[config.mk]
export PLATFORM = sky130hd
export DESIGN_NAME = initialization
export DESIGN_NICKNAME = initialization
export VERILOG_FILES = /design/flow/design.v
export SDC_FILE = /design/flow/constraint.sdc
export NUM_CORES = 4
export LEC_CHECK = 0
export ABC_AREA = 1
export CAP_MARGIN = 20
export CORE_MARGIN = 2
export CORE_UTILIZATION = 72
export CTS_CLUSTER_DIAMETER = 398
export CTS_CLUSTER_SIZE = 94
export SETUP_SLACK_MARGIN = 0.54
export SLEW_MARGIN = 20
[constraint.sdc]
create_clock -name core_clock -period 1.78 [get_ports {clk}]
set_input_delay 0.3560 -clock core_clock [delete_from_list [all_inputs] [get_ports {clk}]]
set_output_delay 0.3560 -clock core_clock [all_outputs]
set_load 0.01 [all_outputs]
[design.v]
`timescale 1ns/1ps
  module sbox(
    input [63:0] x0, x1, x2, x3, x4,
    output [63:0] sl0, sl1, sl2, sl3, sl4
    );
            assign sl0 = (x4 & x1) ^ x3 ^ (x2 & x1) ^ x2 ^ (x1 & x0) ^ x1 ^ x0;      
            assign sl1 = x4 ^ (x3 & x2) ^ (x3 & x1) ^ x3 ^ x2 ^ x1 ^ x0 ^ (x2 & x1);
            assign sl2 = (x4 & x3) ^ x4 ^ x2 ^ x1 ^ 64'hffffffffffffffff;               
            assign sl3 = (x4 & x0) ^ (x3 & x0) ^ x4 ^ x3 ^ x2 ^x1 ^ x0;                 
            assign sl4 = (x4 & x1) ^ x4 ^ x3 ^ (x1 & x0) ^ x1;                          
        endmodule
`timescale 1ns / 1ps
module linear_sub(
        input [63:0] x0, x1, x2, x3, x4,
    output [63:0] o0, o1, o2, o3, o4
    );
    assign o0 = x0 ^ ((x0 >> 19) | ((x0 & (1<<19)-1) << (64-19))) ^ ((x0 >> 28) | ((x0 & (1<<28)-1) << (64-28)));
    assign o1 = x1 ^ ((x1 >> 61) | ((x1 & (1<<61)-1) << (64-61))) ^ ((x1 >> 39) | ((x1 & (1<<39)-1) << (64-39)));
    assign o2 = x2 ^ ((x2 >> 1)  | ((x2 & (1<<1)-1) << (64-1)))   ^ ((x2 >> 6)  | ((x2 & (1<<6)-1)  << (64-6)));
    assign o3 = x3 ^ ((x3 >> 10) | ((x3 & (1<<10)-1) << (64-10))) ^ ((x3 >> 17) | ((x3 & (1<<17)-1) << (64-17)));
    assign o4 = x4 ^ ((x4 >> 7)  | ((x4 & (1<<7)-1) << (64-7)))   ^ ((x4 >> 41) | ((x4 & (1<<41)-1) << (64-41)));
endmodule
module RND_Const(
    input  [63:0] x2_in,
    input  [3:0]  rnd,
    input [3:0] rnds,
    output [63:0] x2_out
);
reg [63:0] out_buf;
reg [7:0] rc;
assign x2_out = out_buf;
always @(*) begin
    if(rnds==6)
        rc = 8'h96 - rnd*8'h0F;
    else if(rnds==8)
        rc = 8'hB4 - rnd*8'h0F;
    else
        rc = 8'hF0 - rnd*8'h0F;
    out_buf = x2_in ^ {56'd0, rc};
end
endmodule
`timescale 1ns / 1ps
module Perm(
    input clk,
    input [319:0] S,
    input start,
    input [3:0]rnd_type,
    output reg finish,
    output reg [319:0] S_out
    );
    wire [63:0] x0,x1,x2,x3,x4;
    reg [63:0] x0_t,x1_t,x2_t,x3_t,x4_t;
    reg [3:0] rnd_total,rnd_no;
    always@(posedge clk)begin
    if(start==1)begin
    {x0_t,x1_t,x2_t,x3_t,x4_t}<=S;
    rnd_total<=rnd_type;
    rnd_no<=0;
    finish<=0;
    end
    else if(start!=1 && rnd_no<rnd_total) begin
    x0_t <= x0;
    x1_t <= x1;
    x2_t <= x2;
    x3_t <= x3;
    x4_t <= x4;
    rnd_no<=rnd_no+1;
    end
    else if(rnd_no==rnd_total)begin
    finish<=1;
    S_out<={x0_t,x1_t,x2_t,x3_t,x4_t};
    end
    end
    wire [63:0]a1;
    RND_Const  L1(.rnds(rnd_total),.x2_in(x2_t),.rnd(rnd_no),.x2_out(a1));
    wire [63:0] b0,b1,b2,b3,b4;
    sbox L2(.x0(x0_t),.x1(x1_t),.x2(a1),.x3(x3_t),.x4(x4_t),
            .sl0(b0),.sl1(b1),.sl2(b2),.sl3(b3),.sl4(b4));
    linear_sub L3(.x0(b0),.x1(b1),.x2(b2),.x3(b3),.x4(b4),
            .o0(x0),.o1(x1),.o2(x2),.o3(x3),.o4(x4));
 endmodule           
`timescale 1ns / 1ps
module initialization(
    input [127:0]key,
    input [127:0]nonce,
    input clk,
    input rst,
    input start,
    output reg finish,
    output reg [319:0] state
 );
   reg [319:0]S;
   wire[319:0] perm_out;
   reg [2:0]layer;
   reg perm_start;
   wire perm_done;
   localparam [63:0] IV= 64'h00001000808c0001;
   localparam [3:0] rnd= 4'd12;
   localparam Idle=2'd0;
   localparam Permu=2'd1;
   localparam key_xor =2'd2;
   localparam done =2'd3;
   always@(posedge clk)begin
   if(rst) begin
   layer<= Idle;
   perm_start<=0;
   finish<=0;
   end
   else begin
   case(layer)
       Idle: begin
       if(start) begin
       finish<=0;
       S<={IV,key,nonce};
       perm_start <=1'b1;
       layer<=Permu;
       end
       end
       Permu: begin
       perm_start<=0;
       if(perm_done && !perm_start)begin
       layer<=key_xor;
       S<=perm_out;
       end
       end
       key_xor:begin
       S<=S^{192'b0,key};
       layer<=done;
       end
       done: begin
       state<=S;
       finish<=1;
       layer<=Idle;
       end
       endcase
       end
       end
       Perm P(.clk(clk),.S(S),.start(perm_start),.rnd_type(rnd),.finish(perm_done),.S_out(perm_out));
endmodule
[run.sh]
#!/bin/bash
# the make line also repeats each setting of config.mk as NAME=value (left out here)
make -C /OpenROAD-flow-scripts/flow DESIGN_CONFIG=/design/flow/config.mk WORK_HOME=/design/flow/orfs CLKGATE_MAP_FILE= finish
==> results of run 1 <==
==> stage by stage <==
step / hold WS [ps] / cell area [sq um] / cells / util
floorplan: 425 / 63600 / 5825 / -
global placement: 431 / 81200 / 8710 / 0.931
detailed placement: 435 / 81200 / 8710 / 0.931
==> impl_metrics.csv, run 1 <==
group,metric,value,unit
synth,logic_family,"XOR/XNOR gates",
synth,top_cells_by_count,"nand2_1, edfxtp_1, inv_1",
floorplanning,die_h,301,microns
synth,yosys_warnings,3,
synth,ys_cells,5825,
synth,fa_ha_area_frac,0.00457,
synth,synth_area,0.0635,sq mm
synth,syn_nets,6106,
synth,ys_sh_simple,0.125,
floorplanning,coreArea,0.0872,sq mm
synth,syn_inst,5825,
synth,async_flop_share,0,
synth,xor_area_frac,0.127,
synth,edf_count,1280,
status,status,"aborted with a tool error",
floorplanning,fp-utilization,0.729,
synth,flop_cell,"edfxtp_1",
synth,ys_seq_frac,0.608,
synth,synthAoiAreaFrac,0.0907,
floorplanning,io_pins,580,
placement,portBuffers,579,
synth,synthMostInstantiatedCell,"nand2_1",
synth,ys_types,55,
floorplanning,chip_area,0.0906,sq mm
synth,synth.area.mux_share,0,
placement,dp_slack,-1890,ps
floorplanning,row_count,108,
status,stop_stage,"4_1_cts",
placement,hpwl,227,mm
placement,gp_congestion,1.25,
synth,synth.largest_area_cell,"edfxtp_1",
synth,syn_avg_cell_area,10.9,sq um
status,error_line,"[ERROR DPL-0038] Utilization greater than 100%, impossible to legalize",
synth,area_leaders,"edfxtp_1, nand2_1, xor2_1, xnor2_1, o21ai_0",
floorplanning,die_w,301,microns
synth,yosysTopAreaCellShare,0.605,
synth,numSynthFlops,1291,
synth,ys_area,0.0635,sq mm
==> inputs of run 2 (changes only) <==
Settings changed: ABC_AREA 1 to not set, CORE_UTILIZATION 72 to 59, CTS_CLUSTER_DIAMETER 398 to not set, CTS_CLUSTER_SIZE 94 to not set, SETUP_SLACK_MARGIN 0.54 to not set.
Clock period 1.78 ns to 2.38 ns, I/O delays scaled along.
==> run 2 against run 1 <==
  * The layout now fails its checks (negative setup slack)
  * Synthesized area fell by 3.1%
  * Synthesized cell count fell by 24%
  * Die area rose by 18%
==> impl_metrics.csv, run 2 <==
group,metric,value,unit
global_route,busiest_layer,"met2",
status,status,"finished with violations",
clock_network,max-clock-path-buffers,3,
sta,slew_headroom,0.184,
floorplanning,coreArea,0.103,sq mm
synth,top_cells_by_count,"edfxtp_1, xnor2_1, nand2_1",
synth,synthMostInstantiatedCell,"edfxtp_1",
critical_path,path_delay_family,"adder cells",
synth,ys_types,41,
synth,fa_ha_area_frac,0.00471,
synth,edf_count,1280,
synth,ys_sh_simple,0.0697,
critical_path,crit_chain,"inv_2, fa_1, ha_1, inv_2, ha_4, buf_4, buf_6, ha_4, a21o_1, a21oi_4, xnor3_2, xnor2_4, xnor2_2, mux2_4",
synth,syn_inst,4439,
floorplanning,row_count,118,
critical_path,reg2reg_slack,-1120,ps
cells_and_area,final_nets,6025,
synth,yosys_warnings,3,
sta,slew_violations,0,
synth,flop_cell,"edfxtp_1",
critical_path,slowest_delay,460,ps
clock_network,clockRootBuffer,"clkbuf_16",
floorplanning,die_h,327,microns
critical_path,cp-end-kind,"register",
critical_path,worstReg2RegEnd,"P.x2_t[63]$_DFFE_PN_",
clock_network,cts_sinks,1291,
synth,synth.area.mux_share,0.0413,
floorplanning,io_pins,580,
critical_path,r2r_cells,14,
cells_and_area,postLayoutCoreUtil,0.776,
global_route,antenna_found_initial,15,
global_route,grt_max_degree,178,
global_route,grt.overflow.total,0,
floorplanning,fp-utilization,0.595,
synth,syn_avg_cell_area,13.9,sq um
worst_hold_path,hold_depth,3,
placement,portBuffers,579,
clock_network,cts_hold_buffers,0,
worst_hold_path,worstHoldEndpoint,"S[22]$_DFFE_PP_",
sta,tightest_slew,1220,ps
detailed_routing,routedWlPerCell,30.4,microns
sta,hold_violations,0,
critical_path,critPathCapture,"P.x2_t[63]$_DFFE_PN_",
clock_network,cts_buffers,135,
sta,setup_violations,72,
critical_path,cp_slowest_cell,"fa_1",
detailed_routing,drtIter0Drc,6335,
synth,synthAoiAreaFrac,0.0549,
global_route,track_usage,0.405,
critical_path,critPathArrivalTime,4000,ps
sta,finClkSkew,29.2,ps
sta,rsz0062_at_grt,"yes",
sta,postLayoutSetupSlackWorst,-1120,ps
synth,ys_cells,4439,
synth,logic_family,"XOR/XNOR gates",
critical_path,r2r-start,"P.rnd_no[2]$_SDFFE_PP0P_",
job,drv_cap,0,
critical_path,crit_path_start_kind,"register",
detailed_routing,drtPass1Iterations,6,
global_route,use_met3,0.0901,
detailed_routing,routed_via_density,6.04,
synth,ys_area,0.0616,sq mm
synth,xor_area_frac,0.192,
critical_path,cp.depth,14,
global_route,grt_pass1_wl,304,mm
worst_hold_path,hp-class,"primary input to register",
sta,period_needed,3500,ps
synth,async_flop_share,0,
placement,dp_cells,6962,
critical_path,cp.required,2880,ps
detailed_routing,antenna_left,0,
synth,yosysTopAreaCellShare,0.624,
global_route,grt_pass1_vias,41500,
global_route,met1_usage,0.545,
synth,area_leaders,"edfxtp_1, xnor2_1, xor2_1, mux2_2, nand2_1",
sta,max_freq,286,MHz
placement,hpwl,168,mm
sta,fin_crit_sh,1.47,
critical_path,crit_type,"register to register",
clock_network,path_clk_slew,60,ps
clock_network,clkLatencyLatePin,770,ps
placement,gp_congestion,1.07,
critical_path,startpoint,"P.rnd_no[2]$_SDFFE_PP0P_",
clock_network,cts_max_level,4,
synth,synth_area,0.0616,sq mm
synth,synth.largest_area_cell,"edfxtp_1",
floorplanning,chip_area,0.107,sq mm
status,violations,"negative setup slack",
clock_network,cts_tree,"built",
cells_and_area,synthToLayoutAreaGrowth,30.3,%
critical_path,cp.buffers_inverters,4,
placement,placed_cell_area,0.0745,sq mm
detailed_routing,drt-total-wl,220,mm
detailed_routing,drc_errors,0,
worst_hold_path,worstHoldStart,"nonce[22]",
detailed_routing,vias,43700,
global_route,grt_use_met2,0.621,
cells_and_area,fill_cells,6334,
cells_and_area,final_cells,7233,
job,warnings,47,
synth,ys_seq_frac,0.628,
critical_path,cp_max_fo,3,
synth,syn_nets,4720,
floorplanning,die_w,327,microns
synth,numSynthFlops,1291,
cells_and_area,fin_area,0.0803,sq mm
-- run 2: repair_timing --
item                                   in CTS  in global routing
endpoints found under the hold margin       0                  0
resized                                   125                 91
setup buffers                              12                 22
setup endpoints to repair                  84                 96
pin swaps                                  54                 62
-- run 2: cell type report --
type | count | area (sq um) | share of cell area
diodes | 7 | 17.5 | 0.000218
clock inverters | 76 | 806 | 0.0100
multi-input cells | 2991 | 23400 | 0.292
flip-flops and latches | 1291 | 38700 | 0.482
well taps | 1380 | 1730 | 0.0215
inverters | 17 | 68.8 | 0.000857
repair buffers | 1308 | 11900 | 0.149
clock buffers | 163 | 3610 | 0.0450
-- run 2: stage by stage --
step                hold slack [ps]   TNS, ps  worst slack [ps]
floorplan                       420  -7663650            -15350
global placement                435   -117260             -1310
detailed placement              441   -118990             -1260
CTS                             355    -43310             -1060
global route                    389    -52370             -1190
finish                          380    -45680             -1120
-- run 2: metal layers --
metal / vias to the layer above / part of all wire / routed length [microns]
met5: - / 0.00051 / 112
met4: 16 / 0.061 / 13400
met3: 581 / 0.11 / 24600
met2: 2907 / 0.45 / 99800
met1: 21700 / 0.37 / 81700
li1: 18500 / - / -
==> inputs of run 3 (changes only) <==
Settings changed: CAP_MARGIN 20 to 5, CORE_UTILIZATION 59 to 70, CTS_CLUSTER_SIZE set to 37.
Clock period 2.38 ns to 4.12 ns, I/O delays scaled along.
==> run 3 against run 2 <==
  * Fails layout checks on max-slew violations
  * Synthesized cell count is the same
  * Non-clock buffer count shrank 621
  * Maximum frequency shrank 9.4%
  * Register-to-register slack gained 1400 ps
  * Critical path type unchanged
==> impl_metrics.csv, run 3 <==
group,metric,value,unit
status,status,"finished with violations",
status,violations,"max-slew violations",
synth,ys_types,41,
placement,hpwl,156,mm
cells_and_area,fill_cells,4008,
synth,synth.area.mux_share,0.0413,
global_route,grt.overflow.total,0,
detailed_routing,drtPass1Iterations,8,
critical_path,critPathArrivalTime,4360,ps
worst_hold_path,worstHoldEndpoint,"state[281]$_DFFE_PP_",
detailed_routing,antenna_left,0,
cells_and_area,final_nets,5390,
critical_path,cp.buffers_inverters,2,
detailed_routing,routedWlPerCell,35.3,microns
critical_path,crit_chain,"inv_1, fa_1, ha_1, inv_1, ha_1, fa_1, xnor3_2, xnor2_1, o21ai_1, xor2_2, xnor2_1, mux2_2",
clock_network,cts_max_level,3,
global_route,grt_pass1_vias,42200,
synth,area_leaders,"edfxtp_1, xnor2_1, xor2_1, mux2_2, nand2_1",
clock_network,path_clk_slew,70,ps
floorplanning,row_count,108,
synth,numSynthFlops,1291,
critical_path,cp-end-kind,"register",
job,drv_cap,0,
worst_hold_path,hold_depth,0,
synth,ys_seq_frac,0.628,
critical_path,cp_slowest_cell,"fa_1",
detailed_routing,drtIter0Drc,8418,
clock_network,max-clock-path-buffers,3,
critical_path,path_delay_family,"adder cells",
placement,gp_congestion,1.08,
synth,edf_count,1280,
critical_path,reg2reg_slack,260,ps
detailed_routing,vias,44100,
floorplanning,coreArea,0.0870,sq mm
floorplanning,chip_area,0.0904,sq mm
synth,xor_area_frac,0.192,
synth,synth_area,0.0616,sq mm
sta,period_needed,3860,ps
worst_hold_path,worstHoldStart,"S[281]$_DFFE_PP_",
detailed_routing,drt-total-wl,225,mm
synth,syn_avg_cell_area,13.9,sq um
critical_path,crit_type,"register to register",
sta,fin_crit_sh,0.936,
sta,slew_headroom,-0.0314,
floorplanning,die_h,301,microns
global_route,antenna_found_initial,21,
sta,hold_violations,0,
critical_path,worstReg2RegEnd,"P.x0_t[4]$_DFFE_PN_",
sta,max_freq,259,MHz
synth,logic_family,"XOR/XNOR gates",
critical_path,critPathCapture,"P.x0_t[4]$_DFFE_PN_",
synth,async_flop_share,0,
sta,slew_violations,53,
critical_path,r2r-start,"P.rnd_no[1]$_SDFFE_PP0P_",
floorplanning,fp-utilization,0.708,
synth,yosys_warnings,3,
clock_network,cts_sinks,1291,
synth,yosysTopAreaCellShare,0.624,
sta,tightest_slew,1550,ps
critical_path,startpoint,"P.rnd_no[1]$_SDFFE_PP0P_",
job,warnings,56,
global_route,grt_max_degree,200,
critical_path,crit_path_start_kind,"register",
clock_network,cts_hold_buffers,0,
cells_and_area,fin_area,0.0738,sq mm
synth,top_cells_by_count,"edfxtp_1, xnor2_1, nand2_1",
placement,placed_cell_area,0.0694,sq mm
synth,synthMostInstantiatedCell,"edfxtp_1",
sta,finClkSkew,42.8,ps
clock_network,cts_buffers,121,
synth,syn_inst,4439,
critical_path,cp.depth,12,
synth,ys_cells,4439,
detailed_routing,drc_errors,0,
synth,fa_ha_area_frac,0.00471,
synth,syn_nets,4720,
floorplanning,die_w,301,microns
floorplanning,io_pins,580,
synth,ys_sh_simple,0.0697,
sta,hold_slack,440,ps
critical_path,cp.required,4620,ps
critical_path,cp_max_fo,5,
clock_network,clockRootBuffer,"clkbuf_16",
critical_path,slowest_delay,500,ps
critical_path,r2r_cells,12,
sta,rsz0062_at_grt,"no",
clock_network,clkLatencyLatePin,760,ps
cells_and_area,synthToLayoutAreaGrowth,19.8,%
synth,flop_cell,"edfxtp_1",
global_route,track_usage,0.493,
sta,setup_violations,0,
synth,synth.largest_area_cell,"edfxtp_1",
global_route,grt_pass1_wl,311,mm
placement,portBuffers,579,
synth,ys_area,0.0616,sq mm
clock_network,cts_tree,"built",
clock_network,postCtsSetupBuffers,0,
detailed_routing,routed_via_density,6.91,
synth,synthAoiAreaFrac,0.0549,
worst_hold_path,hp-class,"register to register",
clock_network,cts_resized,0,
==> run 3: through the flow <==
stage,util,setup TNS (ps),cells,worst slack [ps]
finish,0.848,0,6380,262
global route,0.847,0,6372,81.6
CTS,0.847,0,6370,128
detailed placement,0.798,0,6141,148
global placement,0.798,0,6140,137
floorplan,-,-5851090,4439,-13610
==> run 3: final cells by class <==
cell class              count  area [sq um]  share of cell area
inverters                  17          71.3            0.000967
well taps                1155          1450              0.0196
flip-flops and latches   1291         38700               0.524
repair buffers            687          6870              0.0932
multi-input cells        2991         22400               0.304
clock buffers             139          3120              0.0423
clock inverters            90          1160              0.0157
diodes                     10          25.0            0.000339
==> run 3: metal layers <==
| layer | global-route usage | wire (microns) | vias to the layer above |
|---|---|---|---|
| li1 | - | - | 17200 |
| met4 | 0.336 | 19200 | 14 |
| met5 | 0 | 91 | - |
| met3 | 0.152 | 35600 | 987 |
| met2 | 0.742 | 99600 | 4689 |
| met1 | 0.620 | 71100 | 21200 |
==> inputs of run 4 (changes only) <==
Settings changed: CORE_UTILIZATION 70 to 66, CTS_CLUSTER_DIAMETER set to 372, CTS_CLUSTER_SIZE 37 to 15.
Clock period 4.12 ns to 3.71 ns, I/O delays scaled along.
==> run 4 against run 3 <==
  * Now clean on timing, DRC and antenna
  * Die area grew 6.0%
  * Register-to-register slack lost 150 ps
  * Critical path type unchanged
  * Worst hold slack is essentially flat
  * Largest cell class unchanged
  * Clock-buffer cell count shrank 22
  * Clock skew shrank 5.1 ps
  * Synthesized area is the same
  * Highest routed layer unchanged
==> impl_metrics.csv, run 4 <==
group,metric,value,unit
global_route,grt.overflow.total,0,
placement,portBuffers,579,
sta,setup_violations,0,
detailed_routing,dr_wl_met2,95.3,mm
cells_and_area,fill_cells,5503,
critical_path,cp.depth,12,
status,status,"finished clean",
detailed_routing,routedWlPerCell,32.7,microns
synth,yosys_warnings,3,
clock_network,cts_buffers,96,
global_route,grt_pass1_wl,289,mm
critical_path,startpoint,"P.rnd_no[1]$_SDFFE_PP0P_",
synth,async_flop_share,0,
floorplanning,fp-utilization,0.663,
detailed_routing,drtPass1Iterations,6,
cells_and_area,postLayoutCoreUtil,0.785,
global_route,grt_max_degree,159,
job,warnings,54,
clock_network,path_clk_slew,80,ps
critical_path,crit_path_start_kind,"register",
critical_path,critPathCapture,"P.x2_t[5]$_DFFE_PN_",
synth,synth.largest_area_cell,"edfxtp_1",
sta,fin_crit_sh,0.970,
sta,finClkSkew,37.7,ps
floorplanning,io_pins,580,
synth,ys_area,0.0616,sq mm
synth,fa_ha_area_frac,0.00471,
global_route,grt_pass1_vias,39100,
synth,area_leaders,"edfxtp_1, xnor2_1, xor2_1, mux2_2, nand2_1",
detailed_routing,routed_via_density,6.43,
synth,syn_inst,4439,
clock_network,clkLatencyLatePin,730,ps
detailed_routing,drtIter0Drc,6740,
cells_and_area,final_nets,5458,
critical_path,crit_type,"register to register",
sta,period_needed,3600,ps
placement,gp_congestion,1.07,
synth,ys_cells,4439,
detailed_routing,drt-total-wl,211,mm
floorplanning,row_count,112,
synth,synthMostInstantiatedCell,"edfxtp_1",
synth,ys_sh_simple,0.0697,
critical_path,cp.buffers_inverters,2,
floorplanning,die_w,309,microns
synth,ys_types,41,
critical_path,cp_slowest_cell,"xnor3_2",
detailed_routing,vias,41600,
critical_path,reg2reg_slack,110,ps
cells_and_area,comb_area,0.0224,sq mm
synth,xor_area_frac,0.192,
cells_and_area,final-seq-area,0.0387,sq mm
detailed_routing,wl_met3,27.9,mm
synth,yosysTopAreaCellShare,0.624,
synth,syn_nets,4720,
synth,numSynthFlops,1291,
synth,edf_count,1280,
job,drv_cap,0,
detailed_routing,drc_errors,0,
clock_network,cts_hold_buffers,0,
clock_network,clockRootBuffer,"clkbuf_16",
critical_path,cp-end-kind,"register",
synth,synth_area,0.0616,sq mm
sta,slew_headroom,0.157,
floorplanning,chip_area,0.0958,sq mm
worst_hold_path,hold_depth,0,
clock_network,postCtsSetupBuffers,0,
synth,flop_cell,"edfxtp_1",
sta,max_freq,278,MHz
worst_hold_path,worstHoldStart,"S[279]$_DFFE_PP_",
synth,logic_family,"XOR/XNOR gates",
sta,slew_violations,0,
detailed_routing,met1_length,73.4,mm
critical_path,path_delay_family,"adder cells",
critical_path,cp_max_fo,3,
clock_network,cts_sinks,1291,
global_route,track_usage,0.437,
synth,synth.area.mux_share,0.0413,
clock_network,cts_max_level,3,
worst_hold_path,hp-class,"register to register",
floorplanning,die_h,309,microns
detailed_routing,routed.top_layer,"met5",
clock_network,cts_tree,"built",
worst_hold_path,worstHoldEndpoint,"state[279]$_DFFE_PP_",
critical_path,critPathArrivalTime,4060,ps
synth,syn_avg_cell_area,13.9,sq um
critical_path,crit_chain,"inv_1, fa_1, ha_1, inv_1, ha_1, fa_2, a21o_1, a21oi_2, xnor3_2, xor2_1, xnor2_1, mux2_2",
critical_path,r2r_cells,12,
synth,top_cells_by_count,"edfxtp_1, xnor2_1, nand2_1",
synth,synthAoiAreaFrac,0.0549,
critical_path,cp.required,4170,ps
sta,tightest_slew,1260,ps
clock_network,max-clock-path-buffers,3,
placement,hpwl,159,mm
global_route,antenna_found_initial,21,
critical_path,slowest_delay,530,ps
cells_and_area,synthToLayoutAreaGrowth,18.5,%
synth,ys_seq_frac,0.628,
sta,rsz0062_at_grt,"no",
detailed_routing,antenna_left,0,
sta,hold_violations,0,
critical_path,r2r-start,"P.rnd_no[1]$_SDFFE_PP0P_",
sta,setup_tns,0,ps
critical_path,worstReg2RegEnd,"P.x2_t[5]$_DFFE_PN_",
floorplanning,coreArea,0.0929,sq mm
[run 4: per-layer routing]
layer,track usage,vias up
met2,0.667,3345
met5,0.00152,-
met4,0.251,18
met1,0.571,20300
li1,-,17300
met3,0.115,644
[run 4: layout make-up]
type | instances | area share
Antenna cell | 9 | 0.000309
Clock buffer | 117 | 0.0340
Clock inverter | 7 | 0.00141
Inverter | 17 | 0.000977
Multi-Input combinational cell | 2991 | 0.308
Sequential cell | 1291 | 0.530
Tap cell | 1254 | 0.0215
Timing Repair Buffer | 780 | 0.104
[run 4: stage by stage]
step / std cells / worst slack [ps] / hold WS (ps) / instance area (sq um)
after global placement: 6333 / -23.2 / 423 / 70300
after global routing: 6458 / 21.6 / 454 / 73000
after detailed placement: 6333 / -51.6 / 432 / 70300
final: 6466 / 111 / 440 / 73000
after floorplan: 4439 / -14020 / 420 / 61700
after CTS: 6457 / 12.6 / 436 / 72900
[run 4: repair_timing]
| item | in CTS | in global routing |
|---|---|---|
| resized | 1 | 5 |
| endpoints found under the setup margin | 3 | 24 |
| pin swaps | 0 | 2 |
| endpoints found under the hold margin | 0 | 0 |
==> inputs of run 5 (changes only) <==
Settings changed: CAP_MARGIN 5 to 15, CORE_UTILIZATION 66 to 70, CTS_CLUSTER_DIAMETER 372 to 356, CTS_CLUSTER_SIZE 15 to not set, GPL_ROUTABILITY_DRIVEN set to 0, TNS_END_PERCENT set to 70.
Clock period 3.71 ns to 2.61 ns, I/O delays scaled along.
==> run 5 against run 4 <==
  * The layout now fails its checks (negative setup slack)
  * Clock-buffer cell count rose by 47
  * Non-clock buffer count increased by 331
  * Cell count rose by 5.3%
  * Clock skew down 5.9 ps
  * Synthesized area unchanged
  * Largest cell class unchanged
==> impl_metrics.csv, run 5 <==
group,metric,value,unit
sta,setup_violations,69,
synth,ys_sh_simple,0.0697,
clock_network,cts_buffers,131,
worst_hold_path,hp-class,"primary input to register",
cells_and_area,postLayoutCoreUtil,0.893,
sta,postLayoutSetupSlackWorst,-1160,ps
cells_and_area,final-seq-area,0.0387,sq mm
floorplanning,coreArea,0.0870,sq mm
cells_and_area,fill_cells,3474,
cells_and_area,final_nets,5824,
synth,syn_inst,4439,
sta,fin_crit_sh,1.44,
detailed_routing,drtIter0Drc,8860,
synth,synthMostInstantiatedCell,"edfxtp_1",
critical_path,cp_slowest_cell,"fa_1",
global_route,track_usage,0.511,
clock_network,cts_sinks,1291,
floorplanning,die_w,301,microns
critical_path,startpoint,"P.rnd_no[2]$_SDFFE_PP0P_",
synth,top_cells_by_count,"edfxtp_1, xnor2_1, nand2_1",
placement,hpwl,160,mm
sta,hold_violations,0,
synth,ys_cells,4439,
synth,ys_seq_frac,0.628,
sta,finClkSkew,31.8,ps
critical_path,cp.required,3100,ps
critical_path,cp_common_cell,"xnor2_1",
worst_hold_path,worstHoldEndpoint,"layer[0]$_DFF_P_",
detailed_routing,antenna_left,0,
synth,synth_area,0.0616,sq mm
critical_path,r2r_cells,13,
synth,synthAoiAreaFrac,0.0549,
clock_network,clockRootBuffer,"clkbuf_16",
floorplanning,die_h,301,microns
synth,numSynthFlops,1291,
status,violations,"negative setup slack",
synth,xor_area_frac,0.192,
cells_and_area,comb_area,0.0231,sq mm
status,status,"finished with violations",
clock_network,max-clock-path-buffers,3,
floorplanning,chip_area,0.0904,sq mm
global_route,grt_pass1_wl,322,mm
detailed_routing,drtPass1Iterations,14,
job,drv_cap,0,
clock_network,path_clk_slew,80,ps
global_route,grt.overflow.total,0,
detailed_routing,drt-total-wl,239,mm
sta,slew_headroom,0.348,
critical_path,critPathCapture,"P.x3_t[58]$_DFFE_PN_",
cells_and_area,fin_area,0.0777,sq mm
job,warnings,57,
global_route,grt_max_degree,162,
cells_and_area,synthToLayoutAreaGrowth,26.2,%
floorplanning,fp-utilization,0.708,
synth,async_flop_share,0,
synth,flop_cell,"edfxtp_1",
global_route,grt_pass1_vias,44600,
sta,slew_violations,0,
synth,edf_count,1280,
critical_path,cp-end-kind,"register",
detailed_routing,drc_errors,0,
critical_path,slowest_delay,490,ps
worst_hold_path,hold_depth,3,
synth,yosysTopAreaCellShare,0.624,
detailed_routing,vias,47000,
critical_path,crit_path_start_kind,"register",
placement,portBuffers,579,
sta,hold_slack,422,ps
critical_path,crit_type,"register to register",
critical_path,r2r-start,"P.rnd_no[2]$_SDFFE_PP0P_",
clock_network,cts_max_level,4,
critical_path,path_delay_family,"adder cells",
critical_path,cp.buffers_inverters,4,
critical_path,worstReg2RegEnd,"P.x3_t[58]$_DFFE_PN_",
synth,yosys_warnings,3,
global_route,antenna_found_initial,27,
sta,max_freq,265,MHz
clock_network,cts_tree,"built",
critical_path,reg2reg_slack,-1160,ps
synth,synth.largest_area_cell,"edfxtp_1",
synth,logic_family,"XOR/XNOR gates",
detailed_routing,routedWlPerCell,35.1,microns
critical_path,crit_chain,"inv_4, fa_1, ha_1, inv_2, ha_4, fa_2, xnor3_2, buf_12, xnor2_4, xnor2_1, buf_4, xnor2_1, mux2_2",
sta,tightest_slew,973,ps
detailed_routing,routed_via_density,6.90,
synth,fa_ha_area_frac,0.00471,
critical_path,critPathArrivalTime,4260,ps
synth,area_leaders,"edfxtp_1, xnor2_1, xor2_1, mux2_2, nand2_1",
synth,ys_area,0.0616,sq mm
synth,ys_types,41,
worst_hold_path,worstHoldStart,"rst",
floorplanning,io_pins,580,
synth,synth.area.mux_share,0.0413,
placement,placed_cell_area,0.0727,sq mm
synth,syn_nets,4720,
synth,syn_avg_cell_area,13.9,sq um
sta,rsz0062_at_grt,"yes",
critical_path,cp.depth,13,
floorplanning,row_count,108,
sta,period_needed,3770,ps
critical_path,cp_max_fo,3,
clock_network,clkLatencyLatePin,770,ps
## run 5: layer usage
layer / GRT usage / wire [microns] / vias up
li1: - / - / 18100
met1: 0.620 / 71700 / 22300
met2: 0.754 / 103000 / 5121
met3: 0.190 / 40300 / 1437
met4: 0.373 / 23400 / 28
met5: 0.00529 / 425 / -
## run 5: through the flow
stage | TNS [ps] | setup WS, ps | std cells
floorplan | -7371570 | -15120 | 4439
finish | -46500 | -1160 | 6807
detailed placement | -41570 | -1060 | 6550
CTS | -32920 | -897 | 6791
global placement | -36880 | -985 | 6550
global route | -48710 | -1190 | 6798
## run 5: area by class of cell
type / instances / area share
Sequential cell: 1291 / 0.498
Multi-Input combinational cell: 2991 / 0.297
Timing Repair Buffer: 1111 / 0.133
Clock buffer: 164 / 0.0449
Tap cell: 1155 / 0.0186
Clock inverter: 66 / 0.00763
Inverter: 17 / 0.000886
Antenna cell: 12 / 0.000386
## run 5: timing repair
action	CTS	global route
gates resized	72	86
setup buffers	11	9
hold buffers	0	0
pin swaps	50	57
endpoints found under the setup margin	65	66
endpoints found under the hold margin	0	0
==> inputs of run 6 (changes only) <==
Settings changed: CAP_MARGIN 15 to 20, CORE_UTILIZATION 70 to 35, CTS_CLUSTER_DIAMETER 356 to not set, GPL_ROUTABILITY_DRIVEN 0 to not set, TNS_END_PERCENT 70 to not set.
Clock period 2.61 ns to 4.25 ns, I/O delays scaled along.
==> run 6 against run 5 <==
  * The run now finishes clean
  * Non-clock buffer count shrank 404
  * First-iteration DRC count down 45%
  * Clock-buffer cell count is 14 higher
  * Via count is 14% lower
  * Synthesized cell count did not move
  * Highest routed layer unchanged
==> impl_metrics.csv, run 6 <==
group,metric,value,unit
critical_path,slowest_delay,510,ps
cells_and_area,final_nets,5438,
sta,hold_violations,0,
clock_network,cts_hold_buffers,0,
critical_path,cp.required,4820,ps
clock_network,clockRootBuffer,"clkbuf_16",
synth,synth.largest_area_cell,"edfxtp_1",
synth,area_leaders,"edfxtp_1, xnor2_1, xor2_1, mux2_2, nand2_1",
critical_path,crit_type,"register to register",
clock_network,postCtsSetupBuffers,0,
clock_network,max-clock-path-buffers,3,
synth,syn_avg_cell_area,13.9,sq um
sta,rsz0062_at_grt,"no",
sta,period_needed,3910,ps
critical_path,critPathArrivalTime,4480,ps
critical_path,crit_chain,"inv_1, fa_1, ha_1, inv_1, ha_1, fa_1, xnor3_2, xnor2_1, o21ai_1, xor2_1, buf_4, xnor2_1, mux2_2",
floorplanning,die_w,424,microns
clock_network,cts_buffers,149,
critical_path,worstReg2RegEnd,"P.x0_t[49]$_DFFE_PN_",
critical_path,reg2reg_slack,340,ps
global_route,grt_pass1_vias,38200,
synth,syn_inst,4439,
synth,async_flop_share,0,
floorplanning,fp-utilization,0.353,
sta,slew_headroom,0.128,
critical_path,r2r_cells,13,
synth,numSynthFlops,1291,
clock_network,clkLatencyLatePin,830,ps
synth,yosysTopAreaCellShare,0.624,
critical_path,r2r-start,"P.rnd_no[2]$_SDFFE_PP0P_",
sta,postLayoutSetupSlackWorst,343,ps
synth,edf_count,1280,
critical_path,path_delay_family,"adder cells",
clock_network,cts_resized,0,
synth,ys_sh_simple,0.0697,
detailed_routing,drtPass1Iterations,5,
synth,flop_cell,"edfxtp_1",
synth,ys_area,0.0616,sq mm
detailed_routing,drt-total-wl,239,mm
critical_path,cp_max_fo,6,
global_route,antenna_found_initial,29,
synth,yosys_warnings,3,
sta,finClkSkew,58.5,ps
worst_hold_path,worstHoldEndpoint,"state[204]$_DFFE_PP_",
critical_path,critPathCapture,"P.x0_t[49]$_DFFE_PN_",
detailed_routing,drtIter0Drc,4858,
synth,logic_family,"XOR/XNOR gates",
synth,syn_nets,4720,
synth,synthMostInstantiatedCell,"edfxtp_1",
clock_network,cts_max_level,4,
clock_network,cts_sinks,1291,
status,status,"finished clean",
placement,dp_slack,339,ps
floorplanning,coreArea,0.174,sq mm
detailed_routing,vias,40200,
floorplanning,io_pins,580,
clock_network,cts_tree,"built",
sta,setup_violations,0,
synth,ys_cells,4439,
sta,tightest_slew,1300,ps
critical_path,cp.buffers_inverters,3,
floorplanning,chip_area,0.179,sq mm
synth,xor_area_frac,0.192,
synth,synth_area,0.0616,sq mm
placement,portBuffers,579,
worst_hold_path,worstHoldStart,"S[204]$_DFFE_PP_",
synth,fa_ha_area_frac,0.00471,
global_route,track_usage,0.259,
detailed_routing,antenna_left,0,
global_route,grt.overflow.total,0,
critical_path,cp_slowest_cell,"xnor3_2",
worst_hold_path,hp-class,"register to register",
clock_network,path_clk_slew,70,ps
synth,synthAoiAreaFrac,0.0549,
critical_path,cp.depth,13,
synth,synth.area.mux_share,0.0413,
placement,hpwl,180,mm
synth,ys_seq_frac,0.628,
critical_path,crit_path_start_kind,"register",
global_route,grt_pass1_wl,319,mm
detailed_routing,drc_errors,0,
synth,top_cells_by_count,"edfxtp_1, xnor2_1, nand2_1",
floorplanning,row_count,153,
cells_and_area,fill_cells,15700,
job,warnings,66,
sta,fin_crit_sh,0.919,
sta,slew_violations,0,
sta,max_freq,256,MHz
critical_path,startpoint,"P.rnd_no[2]$_SDFFE_PP0P_",
critical_path,cp-end-kind,"register",
detailed_routing,routed_via_density,5.28,
floorplanning,die_h,424,microns
cells_and_area,synthToLayoutAreaGrowth,23.3,%
worst_hold_path,hold_depth,0,
detailed_routing,routedWlPerCell,31.4,microns
job,drv_cap,0,
global_route,grt_max_degree,156,
synth,ys_types,41,
placement,gp_congestion,1.01,
==> run 6: per-layer routing <==
| metal | up-vias | routed length, microns | track usage |
|---|---|---|---|
| li1 | 17300 | - | - |
| met2 | 1942 | 113000 | 0.416 |
| met1 | 20500 | 94800 | 0.335 |
| met3 | 434 | 18600 | 0.0498 |
| met5 | - | 114 | 0 |
| met4 | 18 | 12600 | 0.125 |
==> run 6: layout make-up <==
class | instances | area [sq um] | area share
clock inverter | 92 | 973 | 0.0128
sequential | 1291 | 38700 | 0.509
clock buffer | 178 | 3890 | 0.0512
timing repair buffer | 707 | 6960 | 0.0916
antenna | 7 | 17.5 | 0.000231
tap | 2325 | 2910 | 0.0383
multi-input combinational | 2991 | 22400 | 0.295
inverter | 17 | 71.3 | 0.000939
==> run 6: per-stage QoR <==
| step | util | TNS, ps | hold slack (ps) | instances | instance area (sq um) |
|---|---|---|---|---|---|
| final | 0.435 | 0 | 445 | 7608 | 75900 |
| after global routing | 0.435 | 0 | 451 | 7601 | 75900 |
| after CTS | 0.435 | 0 | 436 | 7601 | 75900 |
| after detailed placement | 0.407 | 0 | 437 | 7331 | 71000 |
| after global placement | 0.407 | 0 | 427 | 7331 | 71000 |
| after floorplan | - | -5756240 | 420 | 4439 | 61700 |
==> inputs of run 7 (changes only) <==
Settings changed: CORE_UTILIZATION 35 to 71, CTS_CLUSTER_DIAMETER set to 375, CTS_CLUSTER_SIZE set to 24, SETUP_SLACK_MARGIN set to -0.26.
Clock period 4.25 ns to 2.8 ns, I/O delays scaled along.
==> run 7 against run 6 <==
  * Now fails the layout checks on negative setup slack
  * Critical path depth stayed put
  * Routed wire length shrank 1.3%
  * Maximum frequency up 13%
  * Non-clock buffer count up 307
  * Worst setup slack got worse by 990 ps
  * Clock-buffer cell count shrank 93
  * Clock skew down 22 ps
  * Synthesized cell count stayed put
==> impl_metrics.csv, run 7 <==
group,metric,value,unit
critical_path,worstReg2RegEnd,"P.x1_t[6]$_DFFE_PN_",
sta,tightest_slew,1110,ps
sta,period_needed,3440,ps
floorplanning,die_w,299,microns
synth,fa_ha_area_frac,0.00471,
clock_network,max-clock-path-buffers,3,
critical_path,r2r_cells,13,
detailed_routing,routed_via_density,6.97,
floorplanning,fp-utilization,0.713,
sta,slew_violations,0,
critical_path,slowest_delay,500,ps
global_route,antenna_found_initial,23,
clock_network,clkLatencyLatePin,720,ps
critical_path,r2r-start,"P.rnd_no[1]$_SDFFE_PP0P_",
global_route,track_usage,0.522,
sta,max_freq,290,MHz
floorplanning,row_count,108,
floorplanning,coreArea,0.0863,sq mm
critical_path,path_delay_family,"adder cells",
global_route,grt_pass1_wl,327,mm
synth,logic_family,"XOR/XNOR gates",
critical_path,cp-end-kind,"register",
synth,syn_avg_cell_area,13.9,sq um
critical_path,reg2reg_slack,-640,ps
synth,async_flop_share,0,
sta,slew_headroom,0.258,
cells_and_area,fin_area,0.0742,sq mm
synth,ys_seq_frac,0.628,
floorplanning,die_h,299,microns
status,violations,"negative setup slack",
synth,synthAoiAreaFrac,0.0549,
synth,area_leaders,"edfxtp_1, xnor2_1, xor2_1, mux2_2, nand2_1",
synth,ys_types,41,
cells_and_area,fill_cells,3707,
synth,yosys_warnings,3,
sta,rsz0062_at_grt,"yes",
sta,finClkSkew,36.8,ps
cells_and_area,synthToLayoutAreaGrowth,20.5,%
placement,portBuffers,579,
floorplanning,io_pins,580,
synth,synth.area.mux_share,0.0413,
sta,hold_violations,0,
synth,top_cells_by_count,"edfxtp_1, xnor2_1, nand2_1",
clock_network,cts_max_level,2,
global_route,grt.overflow.total,0,
synth,syn_inst,4439,
critical_path,cp_max_fo,3,
synth,flop_cell,"edfxtp_1",
synth,ys_sh_simple,0.0697,
synth,syn_nets,4720,
worst_hold_path,worstHoldStart,"S[142]$_DFFE_PP_",
floorplanning,chip_area,0.0891,sq mm
clock_network,path_clk_slew,110,ps
detailed_routing,routedWlPerCell,35.9,microns
worst_hold_path,hp-class,"register to register",
critical_path,startpoint,"P.rnd_no[1]$_SDFFE_PP0P_",
synth,xor_area_frac,0.192,
synth,edf_count,1280,
global_route,grt_max_degree,191,
critical_path,critPathArrivalTime,3890,ps
job,warnings,58,
worst_hold_path,hold_depth,0,
clock_network,cts_sinks,1291,
clock_network,cts_buffers,59,
detailed_routing,drtPass1Iterations,8,
sta,fin_crit_sh,1.23,
detailed_routing,drt-total-wl,236,mm
critical_path,crit_path_start_kind,"register",
critical_path,cp.required,3250,ps
cells_and_area,final_nets,5655,
detailed_routing,drtIter0Drc,9005,
worst_hold_path,worstHoldEndpoint,"state[142]$_DFFE_PP_",
critical_path,cp.depth,13,
job,drv_cap,0,
critical_path,cp_slowest_cell,"fa_1",
placement,gp_congestion,1.06,
synth,synthMostInstantiatedCell,"edfxtp_1",
detailed_routing,antenna_left,0,
sta,setup_violations,54,
sta,postLayoutSetupSlackWorst,-644,ps
clock_network,cts_tree,"built",
synth,ys_area,0.0616,sq mm
synth,ys_cells,4439,
synth,numSynthFlops,1291,
placement,hpwl,169,mm
status,status,"finished with violations",
global_route,grt_pass1_vias,44500,
critical_path,cp.buffers_inverters,3,
synth,synth.largest_area_cell,"edfxtp_1",
detailed_routing,drc_errors,0,
synth,synth_area,0.0616,sq mm
synth,yosysTopAreaCellShare,0.624,
critical_path,crit_chain,"inv_2, fa_1, ha_4, inv_2, ha_4, fa_2, xnor2_2, buf_6, mux2i_4, xnor2_2, xnor3_1, xnor2_1, o21ai_1",
critical_path,crit_type,"register to register",
critical_path,critPathCapture,"P.x1_t[6]$_DFFE_PN_",
detailed_routing,vias,45700,
clock_network,clockRootBuffer,"clkbuf_16",
placement,placed_cell_area,0.0720,sq mm
[run 7: cell type report]
class	instances	area, sq um	area share
Sequential cell	1291	38700	0.521
Multi-Input combinational cell	2991	22800	0.308
Timing Repair Buffer	1014	9550	0.129
Clock buffer	85	1620	0.0218
Tap cell	1155	1450	0.0195
Inverter	17	63.8	0.000860
Antenna cell	10	25.0	0.000337
Clock inverter	1	7.51	0.000101
[run 7: through the flow]
step	setup TNS (ps)	setup slack, ps	util	hold slack [ps]	cells
after floorplan	-	-14930	-	420	4439
after global placement	-33180	-890	0.834	432	6466
after detailed placement	-44710	-926	0.834	436	6466
after CTS	-24120	-650	0.857	454	6554
after global routing	-29090	-732	0.859	475	6555
final	-24380	-644	0.859	456	6564
[run 7: timing repair]
| item | in CTS | in global routing |
|---|---|---|
| setup endpoints to repair | 44 | 54 |
| resized | 55 | 34 |
| setup buffers | 8 | 1 |
| pin swaps | 51 | 18 |
| hold buffers | 0 | 0 |
[run 7: metal layers]
metal  GRT usage  wire length [microns]  vias to the layer above  share of wire
li1            -                      -                    17600              -
met1       0.642                  72200                    21700           0.31
met2       0.786                 104000                     5081           0.44
met3       0.162                  36900                     1261           0.16
met4       0.381                  22700                       22          0.096
met5           0                    222                        -        0.00094
==> inputs of run 8 (changes only) <==
Settings changed: ABC_AREA set to 1, CORE_UTILIZATION 71 to 66, CTS_CLUSTER_DIAMETER 375 to 301, CTS_CLUSTER_SIZE 24 to 98, PLACE_DENSITY set to 0.36, SETUP_SLACK_MARGIN -0.26 to not set.
Clock period 2.8 ns to 2.36 ns, I/O delays scaled along.
==> run 8 against run 7 <==
  * The run now fails in 5_1_grt
  * Synthesized area increased by 3.1%
  * Die area increased by 11%
  * Synthesized cell count increased by 31%
==> impl_metrics.csv, run 8 <==
group,metric,value,unit
clock_network,cts_sinks,1291,
floorplanning,io_pins,580,
synth,ys_cells,5825,
synth,xor_area_frac,0.127,
floorplanning,die_h,314,microns
synth,ys_types,55,
synth,synthMostInstantiatedCell,"nand2_1",
synth,ys_seq_frac,0.608,
synth,flop_cell,"edfxtp_1",
synth,syn_nets,6106,
synth,synth.area.mux_share,0,
floorplanning,coreArea,0.0952,sq mm
clock_network,cts_hold_buffers,0,
placement,dp_slack,-1230,ps
synth,fa_ha_area_frac,0.00457,
synth,edf_count,1280,
status,error_line,"[ERROR GRT-0232] Routing congestion too high. Check the congestion heatmap in the GUI.",
status,stop_stage,"5_1_grt",
synth,syn_inst,5825,
synth,logic_family,"XOR/XNOR gates",
global_route,track_usage,0.619,
global_route,grt.overflow.total,12,
clock_network,cts_buffers,17,
clock_network,cts_max_level,1,
placement,dp_cells,8214,
placement,hpwl,207,mm
synth,async_flop_share,0,
synth,ys_sh_simple,0.125,
clock_network,clockRootBuffer,"clkbuf_16",
floorplanning,die_w,314,microns
floorplanning,fp-utilization,0.668,
placement,portBuffers,579,
synth,top_cells_by_count,"nand2_1, edfxtp_1, inv_1",
synth,synthAoiAreaFrac,0.0907,
synth,ys_area,0.0635,sq mm
synth,synth.largest_area_cell,"edfxtp_1",
placement,gp_congestion,1.09,
synth,yosysTopAreaCellShare,0.605,
floorplanning,chip_area,0.0988,sq mm
synth,syn_avg_cell_area,10.9,sq um
synth,synth_area,0.0635,sq mm
synth,area_leaders,"edfxtp_1, nand2_1, xor2_1, xnor2_1, o21ai_0",
floorplanning,row_count,113,
synth,numSynthFlops,1291,
status,status,"aborted with a tool error",
synth,yosys_warnings,3,
clock_network,max-clock-path-buffers,3,
==> run 8: routing by layer <==
layer,GRT overflow,global-route usage
met5,0,0.0750
met4,7,0.604
met3,3,0.337
met2,2,0.869
met1,0,0.646
==> run 8: repair_timing <==
item / 4_1_cts
buffers inserted: 43
resized: 250
setup endpoints to repair: 99
pin swaps: 82
==> run 8: stage by stage <==
step                      area (sq um)  TNS (ps)  hold slack, ps
after CTS                        78400    -45160             339
after floorplan                  63600  -4549520             426
after global placement           76600    -60000             432
after detailed placement         76600    -83700             436
==> inputs of run 9 (changes only) <==
Settings changed: ABC_AREA 1 to not set, CTS_CLUSTER_DIAMETER 301 to 372, CTS_CLUSTER_SIZE 98 to 15, PLACE_DENSITY 0.36 to not set, SETUP_SLACK_MARGIN set to -0.22.
Clock period 2.36 ns to 2.8 ns, I/O delays scaled along.
==> run 9 against run 8 <==
  * The layout now fails its checks (negative setup slack)
  * Die area decreased by 3.0%
  * Synthesized area decreased by 3.1%
  * Synthesized cell count decreased by 24%
==> impl_metrics.csv, run 9 <==
group,metric,value,unit
sta,period_needed,3460,ps
critical_path,cp_max_fo,3,
global_route,track_usage,0.458,
clock_network,clkLatencyLatePin,730,ps
sta,max_freq,289,MHz
critical_path,path_delay_family,"adder cells",
clock_network,cts_max_level,3,
synth,top_cells_by_count,"edfxtp_1, xnor2_1, nand2_1",
global_route,antenna_found_initial,11,
synth,syn_avg_cell_area,13.9,sq um
synth,ys_types,41,
sta,hold_violations,0,
placement,dp_slack,-848,ps
synth,xor_area_frac,0.192,
synth,ys_area,0.0616,sq mm
cells_and_area,comb_area,0.0229,sq mm
synth,syn_nets,4720,
synth,synth_area,0.0616,sq mm
critical_path,crit_chain,"inv_2, fa_1, ha_4, inv_2, ha_4, fa_2, a21o_1, a21oi_2, buf_4, xnor3_2, xor2_1, xnor2_1, mux2_4",
synth,fa_ha_area_frac,0.00471,
clock_network,cts_tree,"built",
cells_and_area,synthToLayoutAreaGrowth,23.0,%
synth,yosysTopAreaCellShare,0.624,
detailed_routing,routed_via_density,6.47,
floorplanning,fp-utilization,0.663,
floorplanning,coreArea,0.0929,sq mm
clock_network,path_clk_slew,70,ps
synth,edf_count,1280,
detailed_routing,drtIter0Drc,6865,
synth,logic_family,"XOR/XNOR gates",
sta,slew_violations,0,
synth,area_leaders,"edfxtp_1, xnor2_1, xor2_1, mux2_2, nand2_1",
synth,numSynthFlops,1291,
critical_path,r2r_cells,13,
sta,postLayoutSetupSlackWorst,-658,ps
sta,fin_crit_sh,1.23,
critical_path,cp_slowest_cell,"fa_1",
worst_hold_path,hp-class,"register to register",
job,warnings,49,
critical_path,startpoint,"P.rnd_no[1]$_SDFFE_PP0P_",
global_route,grt.overflow.total,0,
sta,tightest_slew,1060,ps
detailed_routing,routedWlPerCell,32.8,microns
critical_path,critPathCapture,"P.x2_t[0]$_DFFE_PN_",
synth,ys_sh_simple,0.0697,
worst_hold_path,worstHoldStart,"S[225]$_DFFE_PP_",
synth,ys_cells,4439,
critical_path,slowest_delay,490,ps
critical_path,cp.depth,13,
detailed_routing,drtPass1Iterations,6,
global_route,grt_pass1_vias,41900,
detailed_routing,vias,43600,
detailed_routing,drc_errors,0,
status,status,"finished with violations",
detailed_routing,drt-total-wl,221,mm
cells_and_area,postLayoutCoreUtil,0.815,
cells_and_area,final_nets,5725,
critical_path,cp-end-kind,"register",
synth,flop_cell,"edfxtp_1",
synth,yosys_warnings,3,
cells_and_area,fill_cells,4884,
critical_path,worstReg2RegEnd,"P.x2_t[0]$_DFFE_PN_",
critical_path,cp.buffers_inverters,3,
synth,synth.area.mux_share,0.0413,
cells_and_area,final_cells,6739,
floorplanning,die_h,309,microns
floorplanning,io_pins,580,
clock_network,cts_sinks,1291,
sta,hold_slack,459,ps
placement,gp_congestion,1.04,
synth,synthAoiAreaFrac,0.0549,
critical_path,crit_path_start_kind,"register",
status,violations,"negative setup slack",
sta,setup_violations,53,
cells_and_area,final-seq-area,0.0387,sq mm
clock_network,clockRootBuffer,"clkbuf_16",
synth,synthMostInstantiatedCell,"edfxtp_1",
placement,hpwl,164,mm
synth,async_flop_share,0,
sta,slew_headroom,0.292,
critical_path,reg2reg_slack,-660,ps
critical_path,crit_type,"register to register",
sta,rsz0062_at_grt,"yes",
detailed_routing,antenna_left,0,
synth,syn_inst,4439,
synth,synth.largest_area_cell,"edfxtp_1",
synth,ys_seq_frac,0.628,
placement,dp_cells,6593,
placement,portBuffers,579,
critical_path,critPathArrivalTime,3930,ps
sta,finClkSkew,42.7,ps
clock_network,cts_buffers,96,
job,drv_cap,0,
clock_network,max-clock-path-buffers,3,
floorplanning,die_w,309,microns
worst_hold_path,hold_depth,0,
global_route,grt_max_degree,157,
global_route,grt_pass1_wl,305,mm
critical_path,r2r-start,"P.rnd_no[1]$_SDFFE_PP0P_",
floorplanning,chip_area,0.0958,sq mm
critical_path,cp.required,3270,ps
worst_hold_path,worstHoldEndpoint,"state[225]$_DFFE_PP_",
floorplanning,row_count,112,
run 9: final cells by class:
| cell class | count | share of cell area |
|---|---|---|
| diodes | 6 | 0.000198 |
| well taps | 1254 | 0.0207 |
| inverters | 17 | 0.000842 |
| repair buffers | 1047 | 0.130 |
| multi-input cells | 2991 | 0.302 |
| clock inverters | 6 | 0.00127 |
| clock buffers | 127 | 0.0338 |
| flip-flops and latches | 1291 | 0.510 |
run 9: timing repair:
action                                  in CTS  in global routing
pin swaps                                   39                 46
endpoints found under the setup margin      44                 52
buffers inserted                             6                  9
gates cloned                                 0                  0
hold buffers                                 0                  0
resized                                     54                 64
run 9: per-layer routing:
layer / GRT usage / up-vias / share of wire
met5: 0 / - / 0.00044
met4: 0.295 / 14 / 0.079
met3: 0.118 / 783 / 0.13
met2: 0.704 / 3669 / 0.45
met1: 0.584 / 21300 / 0.34
li1: - / 17800 / -
run 9: metrics by stage:
| stage | setup TNS [ps] | area [sq um] |
|---|---|---|
| after detailed placement | -31790 | 72400 |
| after global routing | -29050 | 75800 |
| after floorplan | - | 61700 |
| final | -24120 | 75800 |
| after CTS | -24680 | 75400 |
| after global placement | -31310 | 72400 |
==> inputs of run 10 (changes only) <==
Settings changed: CAP_MARGIN 20 to 25, CELL_PAD_IN_SITES_GLOBAL_PLACEMENT set to 2, CORE_MARGIN 2 to 10, CORE_UTILIZATION 66 to 37, CTS_CLUSTER_DIAMETER 372 to not set, CTS_CLUSTER_SIZE 15 to 87, GPL_TIMING_DRIVEN set to 0, SETUP_SLACK_MARGIN -0.22 to 1.71.
Clock period 2.8 ns to 6.93 ns, I/O delays scaled along.
==> run 10 against run 9 <==
  * Now clean on timing, DRC and antenna
  * Flip-flop count did not move
  * Critical path depth fell by 1
  * Synthesized area did not move
==> impl_metrics.csv, run 10 <==
group,metric,value,unit
synth,ys_sh_simple,0.0697,
synth,flop_cell,"edfxtp_1",
critical_path,cp.depth,12,
sta,slew_headroom,0.147,
worst_hold_path,worstHoldEndpoint,"state[164]$_DFFE_PP_",
clock_network,clockRootBuffer,"clkbuf_16",
critical_path,crit_type,"register to register",
sta,finClkSkew,24.3,ps
synth,synthMostInstantiatedCell,"edfxtp_1",
sta,fin_crit_sh,0.737,
critical_path,slowest_delay,760,ps
global_route,grt_pass1_vias,39700,
detailed_routing,drtPass1Iterations,5,
synth,syn_avg_cell_area,13.9,sq um
synth,logic_family,"XOR/XNOR gates",
critical_path,cp_max_fo,17,
synth,synth.area.mux_share,0.0413,
critical_path,cp-end-kind,"register",
job,drv_cap,0,
synth,top_cells_by_count,"edfxtp_1, xnor2_1, nand2_1",
sta,period_needed,5110,ps
global_route,antenna_found_initial,42,
placement,dp_slack,1880,ps
synth,numSynthFlops,1291,
floorplanning,chip_area,0.183,sq mm
sta,rsz0062_at_grt,"no",
cells_and_area,synthToLayoutAreaGrowth,26.4,%
synth,ys_seq_frac,0.628,
synth,synthAoiAreaFrac,0.0549,
detailed_routing,drc_errors,0,
sta,slew_violations,0,
sta,hold_violations,0,
detailed_routing,drtIter0Drc,5245,
critical_path,cp_common_cell,"buf_16",
sta,max_freq,196,MHz
sta,tightest_slew,1270,ps
global_route,track_usage,0.307,
cells_and_area,fin_area,0.0779,sq mm
detailed_routing,antenna_left,0,
status,status,"finished clean",
synth,ys_area,0.0616,sq mm
detailed_routing,vias,41600,
synth,area_leaders,"edfxtp_1, xnor2_1, xor2_1, mux2_2, nand2_1",
sta,postLayoutSetupSlackWorst,1820,ps
placement,gp_congestion,0.939,
detailed_routing,routedWlPerCell,38.3,microns
critical_path,startpoint,"layer[2]$_DFF_P_",
synth,yosys_warnings,3,
floorplanning,die_w,428,microns
sta,setup_violations,0,
clock_network,cts_buffers,152,
sta,hold_slack,447,ps
worst_hold_path,hold_depth,0,
clock_network,cts_tree,"built",
clock_network,postCtsSetupBuffers,0,
floorplanning,row_count,149,
clock_network,cts_sinks,1291,
clock_network,path_clk_slew,60,ps
clock_network,max-clock-path-buffers,3,
floorplanning,coreArea,0.165,sq mm
detailed_routing,drt-total-wl,292,mm
critical_path,crit_chain,"clkbuf_1, nor2_1, clkbuf_1, clkbuf_1, a21oi_4, buf_16, nor2b_4, buf_12, buf_16, buf_12, buf_16, buf_16",
synth,xor_area_frac,0.192,
synth,synth_area,0.0616,sq mm
critical_path,path_delay_family,"buffers and inverters",
critical_path,r2r-start,"layer[2]$_DFF_P_",
cells_and_area,final_nets,5594,
synth,syn_nets,4720,
synth,ys_cells,4439,
floorplanning,io_pins,580,
detailed_routing,routed_via_density,5.46,
placement,placed_cell_area,0.0731,sq mm
synth,fa_ha_area_frac,0.00471,
floorplanning,die_h,428,microns
critical_path,reg2reg_slack,1820,ps
critical_path,cp_slowest_cell,"clkbuf_1",
global_route,grt.overflow.total,0,
global_route,grt_pass1_wl,380,mm
global_route,grt_max_degree,43,
job,warnings,37,
synth,yosysTopAreaCellShare,0.624,
clock_network,cts_max_level,4,
floorplanning,fp-utilization,0.373,
clock_network,clkLatencyLatePin,810,ps
synth,syn_inst,4439,
synth,async_flop_share,0,
synth,ys_types,41,
placement,portBuffers,579,
critical_path,critPathArrivalTime,5600,ps
critical_path,cp.buffers_inverters,9,
worst_hold_path,worstHoldStart,"S[164]$_DFFE_PP_",
synth,synth.largest_area_cell,"edfxtp_1",
critical_path,critPathCapture,"S[167]$_DFFE_PP_",
critical_path,cp.required,7420,ps
critical_path,crit_path_start_kind,"register",
clock_network,cts_hold_buffers,0,
critical_path,worstReg2RegEnd,"S[167]$_DFFE_PP_",
worst_hold_path,hp-class,"register to register",
critical_path,r2r_cells,12,
synth,edf_count,1280,
placement,hpwl,231,mm
clock_network,cts_resized,0,
run 10: layout make-up:
cell class	instances	area (sq um)
diodes	18	45.0
clock inverters	78	659
plain buffers	140	637
fillers	15000	87300
multi-input cells	2991	23000
inverters	17	71.3
repair buffers	720	8060
clock buffers	186	4040
well taps	2189	2740
flip-flops and latches	1291	38700
run 10: layer usage:
metal / vias up / track usage / part of all wire
met5: - / 0 / 0.00059
met4: 26 / 0.128 / 0.046
met3: 452 / 0.0694 / 0.079
met2: 2048 / 0.490 / 0.46
met1: 21500 / 0.403 / 0.41
li1: 17700 / - / -
run 10: metrics by stage:
stage          utilization  instances  setup TNS (ps)
2_1_floorplan            -       4439        -3936620
3_5_place_dp         0.443       7343               0
6_report             0.472       7630               0
5_1_grt              0.471       7615               0
3_3_place_gp         0.425       7207               -
4_1_cts              0.471       7607               0
